==> build 32: inputs <==
// magnitude_wrapper
module magnitude_wrapper(
	input aclk,
	input aresetn,
	input s_i_data_valid,
	output reg s_o_data_ready,
	input [31:0] s_i_data,
	output reg m_o_data_valid,
	input m_i_data_ready,
	output reg [31:0] m_o_data
    );
clock: 11.9 ns
lec_check: 0
cap_margin: 30
core_aspect_ratio: 0.91
core_margin: 2
core_utilization: 72
cts_cluster_diameter: 382
cts_cluster_size: 22
place_density_lb_addon: 0.04
setup_slack_margin: -1.18
slew_margin: 20
run.sh (not shown) runs the stock make flow with config.mk's settings and CLKGATE_MAP_FILE=.
==> build 31: changes against build 32 <==
CORE_ASPECT_RATIO = default   (was 0.91)
CORE_UTILIZATION = 22   (was 72)
CTS_CLUSTER_DIAMETER = 256   (was 382)
CTS_CLUSTER_SIZE = 100   (was 22)
PLACE_DENSITY_LB_ADDON = default   (was 0.04)
SETUP_SLACK_MARGIN = -0.36   (was -1.18)
TNS_END_PERCENT = 10   (was default)
==> flow/constraint.sdc (replaced) <==
create_clock -name core_clock -period 11.4 [get_ports {aclk}]
set_input_delay 2.2800 -clock core_clock [delete_from_list [all_inputs] [get_ports {aclk}]]
set_output_delay 2.2800 -clock core_clock [all_outputs]
set_load 0.01 [all_outputs]
==> trial 85: changes against build 32 <==
CAP_MARGIN = 20   (was 30)
CORE_ASPECT_RATIO = default   (was 0.91)
CORE_UTILIZATION = 58   (was 72)
CTS_CLUSTER_DIAMETER = default   (was 382)
CTS_CLUSTER_SIZE = default   (was 22)
PLACE_DENSITY_LB_ADDON = default   (was 0.04)
SETUP_SLACK_MARGIN = default   (was -1.18)
==> flow/constraint.sdc (replaced) <==
create_clock -name core_clock -period 4.54 [get_ports {aclk}]
set_input_delay 0.9080 -clock core_clock [delete_from_list [all_inputs] [get_ports {aclk}]]
set_output_delay 0.9080 -clock core_clock [all_outputs]
set_load 0.01 [all_outputs]
==> trial 66: changes against build 32 <==
CAP_MARGIN = 20   (was 30)
CORE_ASPECT_RATIO = default   (was 0.91)
CORE_UTILIZATION = 40   (was 72)
CTS_CLUSTER_DIAMETER = default   (was 382)
CTS_CLUSTER_SIZE = default   (was 22)
PLACE_DENSITY_LB_ADDON = default   (was 0.04)
SETUP_SLACK_MARGIN = default   (was -1.18)
==> flow/constraint.sdc (replaced) <==
create_clock -name core_clock -period 10.0 [get_ports {aclk}]
set_input_delay 2.0000 -clock core_clock [delete_from_list [all_inputs] [get_ports {aclk}]]
set_output_delay 2.0000 -clock core_clock [all_outputs]
set_load 0.01 [all_outputs]
==> out/qor.yml <==
reg2reg_to: "o_data_temp[31]$_DFFE_PP_"
status: "timing/DRC/antenna clean"
cts_setup_buffers: 0
routed-wl-met3_mm: 1.589
grtUsageMet2_pct: 55.46
the above is filed under build 32

==> out/qor.yml <==
status: "finished with violations"
so.violations: "negative setup slack"
setup_slack_ps: -2517
routed-wl-met3_mm: 1.171
cts_setup_buffers: 40
grt_remaining_overflow: 0
grtUsageMet2_pct: 51.01
reg2reg_to: "o_data_temp[30]$_DFFE_PP_"
final-setup-viol-count: 27
the above is filed under trial 85

==> out/qor.yml <==
routed-wl-met3_mm: 1.049
seq_area_um2: 2973
holdBufCountCts: 0
reg2reg_to: "o_data_temp[31]$_DFFE_PP_"
cts_setup_buffers: 0
status: "timing/DRC/antenna clean"
the above is filed under trial 66

==> out/qor.yml <==
finalCriticalPeriod_ps: 8018
grtUsageMet2_pct: 18.34
routed-wl-met3_mm: 1.047
status: "timing/DRC/antenna clean"
setup_slack_ps: 3382
fin_skew_ps: 15.82
n_tap_cell: 1080
reg2reg_to: "o_data_temp[31]$_DFFE_PP_"
the above is filed under build 31


========
==> job 245: inputs <==
==> flow/design.v <==
`timescale 1ns / 1ps
module magnitude_wrapper(
	input aclk,
	input aresetn,
	input s_i_data_valid,
	output reg s_o_data_ready,
	input [31:0] s_i_data,
	output reg m_o_data_valid,
	input m_i_data_ready,
	output reg [31:0] m_o_data
    );
	reg [31:0] o_data_temp;
	reg [15:0] data_real;
	reg [15:0] data_imag;
	reg start_calc;
	reg ack_calc;
	wire [15:0] in_real = s_i_data[15:0];
	wire [15:0] in_imag = s_i_data[31:16];
	always @ (posedge aclk)
		begin
			if (aresetn == 0) begin
				s_o_data_ready <= 1'b0;
				start_calc <= 1'b0;
			end
			if (ack_calc == 1'b1) begin
				start_calc <= 0;
			end
			if ( (s_i_data_valid == 1'b1) && (ack_calc == 0)) begin
				if (in_real[15] == 1'b1)
					data_real <= ~in_real + 16'd1;
				else
					data_real <= in_real;
				if (in_imag[15] == 1'b1)
					data_imag <= ~in_imag + 16'd1;
				else
					data_imag <= in_imag;
				s_o_data_ready <= 1;
				start_calc <= 1'b1;
			end
		end
	always @ (posedge aclk)
		begin
			if (aresetn == 0) begin
				ack_calc <= 0;
			end
			if (start_calc == 1'b1) begin
				ack_calc <= 1;
				o_data_temp <= data_real*data_real + data_imag*data_imag;
			end
			else begin
				ack_calc <= 0;
			end
		end
	always @ (posedge aclk)
		begin
			if (aresetn == 0) begin
				m_o_data_valid <= 1'b0;
			end
			if (m_i_data_ready == 1'b1) begin
				if (ack_calc == 0) begin
					m_o_data_valid <= 1'b0;
				end
				else begin
					m_o_data_valid <= 1'b1;
					m_o_data <= o_data_temp;
				end
			end
		end
endmodule
==> flow/run.sh <==
#!/bin/bash
# the make line also repeats each setting of config.mk as NAME=value (left out here)
make -C /OpenROAD-flow-scripts/flow DESIGN_CONFIG=/design/flow/config.mk WORK_HOME=/design/flow/orfs CLKGATE_MAP_FILE= finish
==> flow/config.mk <==
export PLATFORM = sky130hd
export DESIGN_NAME = magnitude_wrapper
export DESIGN_NICKNAME = magnitude_wrapper
export VERILOG_FILES = /design/flow/design.v
export SDC_FILE = /design/flow/constraint.sdc
export NUM_CORES = 4
export LEC_CHECK = 0
export ABC_AREA = 1
export CAP_MARGIN = 20
export CORE_ASPECT_RATIO = 0.5
export CORE_MARGIN = 7
export CORE_UTILIZATION = 70
export CTS_CLUSTER_DIAMETER = 310
export CTS_CLUSTER_SIZE = 100
export HOLD_SLACK_MARGIN = 0.06
export PLACE_DENSITY = 0.37
export SLEW_MARGIN = 25
export TNS_END_PERCENT = 15
==> flow/constraint.sdc <==
create_clock -name core_clock -period 10.0 [get_ports {aclk}]
set_input_delay 2.0000 -clock core_clock [delete_from_list [all_inputs] [get_ports {aclk}]]
set_output_delay 2.0000 -clock core_clock [all_outputs]
set_load 0.01 [all_outputs]
==> job 8002: changes against job 245 <==
- CORE_ASPECT_RATIO: 0.5 -> 1.27
- CORE_MARGIN: 7 -> 2
- CORE_UTILIZATION: 70 -> 37
- CTS_CLUSTER_DIAMETER: 310 -> default
- CTS_CLUSTER_SIZE: 100 -> default
- GPL_TIMING_DRIVEN: default -> 1
- HOLD_SLACK_MARGIN: 0.06 -> default
- MIN_ROUTING_LAYER: default -> met1
- PLACE_DENSITY: 0.37 -> default
- SLEW_MARGIN: 25 -> 20
- TNS_END_PERCENT: 15 -> default
==> flow/constraint.sdc (replaced) <==
create_clock -name core_clock -period 7.33 [get_ports {aclk}]
set_input_delay 1.4660 -clock core_clock [delete_from_list [all_inputs] [get_ports {aclk}]]
set_output_delay 1.4660 -clock core_clock [all_outputs]
set_load 0.01 [all_outputs]
==> results <==
item	job 8002	job 245
CTS clk-pin slew, worst paths	0.09 ns	0.08 ns
Status	finished clean	finished clean
WP depth	22	23
Post-route design area	21400 um2	20800 um2
Tool warning count	36	38
Placed cell count	2930	2624
Cell area reported after detailed placement	21000 um2	20500 um2
Startpoint of the worst setup timing path	data_real[7]	data_real[6]
Via count of the first global-routing pass	15300	14000
Count of plain and timing-repair buffers in the layout	95	72
Total Die Area	54700 um2	33100 um2

========
==> job 4622 <==
Starts from the design.v that is shown in full above.
Settings: LEC_CHECK=0, CAP_MARGIN=20, CELL_PAD_IN_SITES_GLOBAL_PLACEMENT=1, CORE_MARGIN=2, CORE_UTILIZATION=35, CTS_CLUSTER_DIAMETER=228, CTS_CLUSTER_SIZE=61, GPL_TIMING_DRIVEN=0, MAX_ROUTING_LAYER=met4, PLACE_DENSITY_LB_ADDON=0.27, SETUP_SLACK_MARGIN=0.67, SLEW_MARGIN=20; clock period 10.0 ns.
==> job 6608 (differences from job 4622) <==
Settings changed: ABC_AREA from default to 1, CELL_PAD_IN_SITES_GLOBAL_PLACEMENT 1 to default, CORE_UTILIZATION 35 to 72, CTS_CLUSTER_DIAMETER 228 to default, CTS_CLUSTER_SIZE 61 to 76, GPL_TIMING_DRIVEN 0 to default, MAX_ROUTING_LAYER met4 to default, PLACE_DENSITY_LB_ADDON 0.27 to 0.28, SETUP_SLACK_MARGIN 0.67 to default.
==> flow/constraint.sdc (replaced) <==
create_clock -name core_clock -period 6.46 [get_ports {aclk}]
set_input_delay 1.2920 -clock core_clock [delete_from_list [all_inputs] [get_ports {aclk}]]
set_output_delay 1.2920 -clock core_clock [all_outputs]
set_load 0.01 [all_outputs]
==> job 4782 (differences from job 4622) <==
Settings changed: ABC_AREA from default to 1, CELL_PAD_IN_SITES_GLOBAL_PLACEMENT 1 to default, CORE_UTILIZATION 35 to 72, CTS_CLUSTER_DIAMETER 228 to default, CTS_CLUSTER_SIZE 61 to 93, GPL_TIMING_DRIVEN 0 to default, MAX_ROUTING_LAYER met4 to default, PLACE_DENSITY from default to 0.36, PLACE_DENSITY_LB_ADDON 0.27 to default, SETUP_SLACK_MARGIN 0.67 to default, TNS_END_PERCENT from default to 15.
==> flow/constraint.sdc (replaced) <==
create_clock -name core_clock -period 4.23 [get_ports {aclk}]
set_input_delay 0.8460 -clock core_clock [delete_from_list [all_inputs] [get_ports {aclk}]]
set_output_delay 0.8460 -clock core_clock [all_outputs]
set_load 0.01 [all_outputs]
==> qor.yml <==
clock_skew_ps: 19.92
so_faults: "negative setup slack"
status: "complete, but fails checks"
finalNonFillerCells: 2924
fp_util: 0.7297
setup_ws_ps: -2720
place_ws_ps: -2312
finalSetupTns_ps: -61050
drt_pre_antenna_iters: 7
setup_viol: 27
[end of results for job 4782]
==> qor.yml <==
setup_viol: 19
status: "complete, but fails checks"
setup_ws_ps: -501.0
so_faults: "negative setup slack"
finalNonFillerCells: 2781
fp_util: 0.7297
[end of results for job 6608]
==> qor.yml <==
drt_pre_antenna_iters: 5
finalNonFillerCells: 2568
status: "finished clean"
setup_ws_ps: 1773
clock_skew_ps: 18.32
setup_viol: 0
[end of results for job 4622]

========
==> 05-24: inputs <==
Starts from the design.v that is shown in full above.
clock: 6.55 ns
lec_check: 0
abc_area: 1
cap_margin: 30
core_margin: 2
core_utilization: 72
cts_cluster_diameter: 217
cts_cluster_size: 76
place_density: 0.43
setup_slack_margin: -0.36
slew_margin: 20
==> inputs of 11-13, as changes to 05-24 <==
ABC_AREA = not set   (was 1)
CAP_MARGIN = 20   (was 30)
CTS_CLUSTER_DIAMETER = not set   (was 217)
CTS_CLUSTER_SIZE = 36   (was 76)
PLACE_DENSITY = not set   (was 0.43)
SETUP_SLACK_MARGIN = not set   (was -0.36)
==> flow/constraint.sdc (replaced) <==
create_clock -name core_clock -period 6.92 [get_ports {aclk}]
set_input_delay 1.3840 -clock core_clock [delete_from_list [all_inputs] [get_ports {aclk}]]
set_output_delay 1.3840 -clock core_clock [all_outputs]
set_load 0.01 [all_outputs]
==> impl_metrics.toml <==
# flow metrics
[status]
so_faults = "setup timing"
status = "complete, but fails checks"

[timing]
worst_slack_ns = -0.156
setup_viol = 10

[worst_setup_path]
r2r_slack_ns = -0.16

[layout]
final_cells = 2716
-- figures above: 05-24

==> impl_metrics.toml <==
# flow metrics
[timing]
worst_slack_ns = -0.382
setup_viol = 11

[layout]
final_cells = 2380
fin_util_pct = 87.3

[worst_setup_path]
r2r_slack_ns = -0.38

[status]
status = "complete, but fails checks"
so_faults = "setup timing"
-- figures above: 11-13


========
==> exp/harbor <==
Starts from the design.v that is shown in full above.
clock: 5.28 ns
lec_check: 0
cap_margin: 20
core_margin: 2
core_utilization: 59
slew_margin: 20
==> inputs of exp/ember, as changes to exp/harbor <==
Settings changed: CAP_MARGIN 20 to 30, CORE_UTILIZATION 59 to 22, SETUP_SLACK_MARGIN set to -0.36.
==> flow/constraint.sdc (replaced) <==
create_clock -name core_clock -period 11.4 [get_ports {aclk}]
set_input_delay 2.2800 -clock core_clock [delete_from_list [all_inputs] [get_ports {aclk}]]
set_output_delay 2.2800 -clock core_clock [all_outputs]
set_load 0.01 [all_outputs]
==> Flow_metrics.wiki <==
=== Physical design figures ===
{| class="wikitable"
! Metric !! Value
|-
| Die ar. || 0.08662 mm^2
|-
| Status || timing/DRC/antenna clean
|-
| Metal2 WL || between 20000 and 25000 um
|-
| Number of standard-cell rows in the floorplan || 106
|-
| Routed via count divided by cell count || roughly 4
|-
| Non-clock buffer instance count of the final layout || ~74
|-
| Relative slew slack || 0.3602
|-
| Setup crit end || o_data_temp[31]
|}
# the run above: exp/ember

==> Flow_metrics.wiki <==
=== Physical design figures ===
{| class="wikitable"
! Metric !! Value
|-
| Status || finished with violations
|-
| List of failed layout checks || setup timing
|-
| Non-clock buffer instance count of the final layout || 395
|-
| Endpoints failing setup || 25
|-
| Routed via count divided by cell count || around 5.1
|-
| Number of standard-cell rows in the floorplan || roughly 64
|-
| Slack of the critical path || -1778 ps
|-
| Die ar. || 0.03286 mm^2
|-
| Relative slew slack || 0.5476
|}
# the run above: exp/harbor


========
==> inputs of 10-04 <==
// magnitude_wrapper: RTL as listed in full above, without the edits since
make LEC_CHECK=0 CAP_MARGIN=30 CORE_ASPECT_RATIO=0.91 CORE_MARGIN=2 CORE_UTILIZATION=72 CTS_CLUSTER_SIZE=22 PLACE_DENSITY_LB_ADDON=0.04 SETUP_SLACK_MARGIN=-0.36 SLEW_MARGIN=20 finish   # period 14.1 ns
==> 09-20: changes against 10-04 <==
--- a/flow/config.mk
+++ b/flow/config.mk
@@ -6,10 +6,11 @@
 export NUM_CORES = 4
 export LEC_CHECK = 0
+export ABC_AREA = 1
 export CAP_MARGIN = 30
-export CORE_ASPECT_RATIO = 0.91
 export CORE_MARGIN = 2
 export CORE_UTILIZATION = 72
-export CTS_CLUSTER_SIZE = 22
-export PLACE_DENSITY_LB_ADDON = 0.04
+export CTS_CLUSTER_DIAMETER = 217
+export CTS_CLUSTER_SIZE = 76
+export PLACE_DENSITY = 0.9
 export SETUP_SLACK_MARGIN = -0.36
 export SLEW_MARGIN = 20
==> flow/constraint.sdc (replaced) <==
create_clock -name core_clock -period 5.38 [get_ports {aclk}]
set_input_delay 1.0760 -clock core_clock [delete_from_list [all_inputs] [get_ports {aclk}]]
set_output_delay 1.0760 -clock core_clock [all_outputs]
set_load 0.01 [all_outputs]
==> 01-08: changes against 10-04 <==
==> flow/config.mk (replaced) <==
export PLATFORM = sky130hd
export DESIGN_NAME = magnitude_wrapper
export DESIGN_NICKNAME = magnitude_wrapper
export VERILOG_FILES = /design/flow/design.v
export SDC_FILE = /design/flow/constraint.sdc
export NUM_CORES = 4
export LEC_CHECK = 0
export CAP_MARGIN = 20
export CORE_MARGIN = 2
export CORE_UTILIZATION = 35
export CTS_CLUSTER_DIAMETER = 32
export SLEW_MARGIN = 20
==> flow/constraint.sdc (replaced) <==
create_clock -name core_clock -period 10.0 [get_ports {aclk}]
set_input_delay 2.0000 -clock core_clock [delete_from_list [all_inputs] [get_ports {aclk}]]
set_output_delay 2.0000 -clock core_clock [all_outputs]
set_load 0.01 [all_outputs]
==> summary of the runs <==
- 10-04 completed without violations. 09-20 ended with an error in global routing (5_1_grt). 01-08 passed the timing, design-rule and antenna checks.
- Between 10-04 and 01-08, the lower clock-buffer cell count is in 10-04 (gap 2).
- Worst setup slack: 01-08 is lower than 10-04 (4.0 ns).
- Against 01-08, the register-to-register slack of 10-04 is higher by 4.0 ns.
- Between 01-08 and 10-04, the lower first-iteration DRC count is in 01-08 (gap 22%, measured against 10-04).
==> figures <==
item	10-04	01-08	09-20
Run status	finished clean	finished clean	did not finish
Last stage reached	-	-	global routing (5_1_grt)
Cell kind with the greatest summed area	logic gates	logic gates	-
Via count	12100	11800	-
Residual DRC count	0	0	-
WL/cell	17.3 µm	15.4 µm	-
Complex-gate fraction of the synthesized area	4.60%	4.60%	1.39%
Simple-gate share of the synthesized area	9.97%	9.97%	13.6%
Initial DRT Pass Iterations	7	4	-
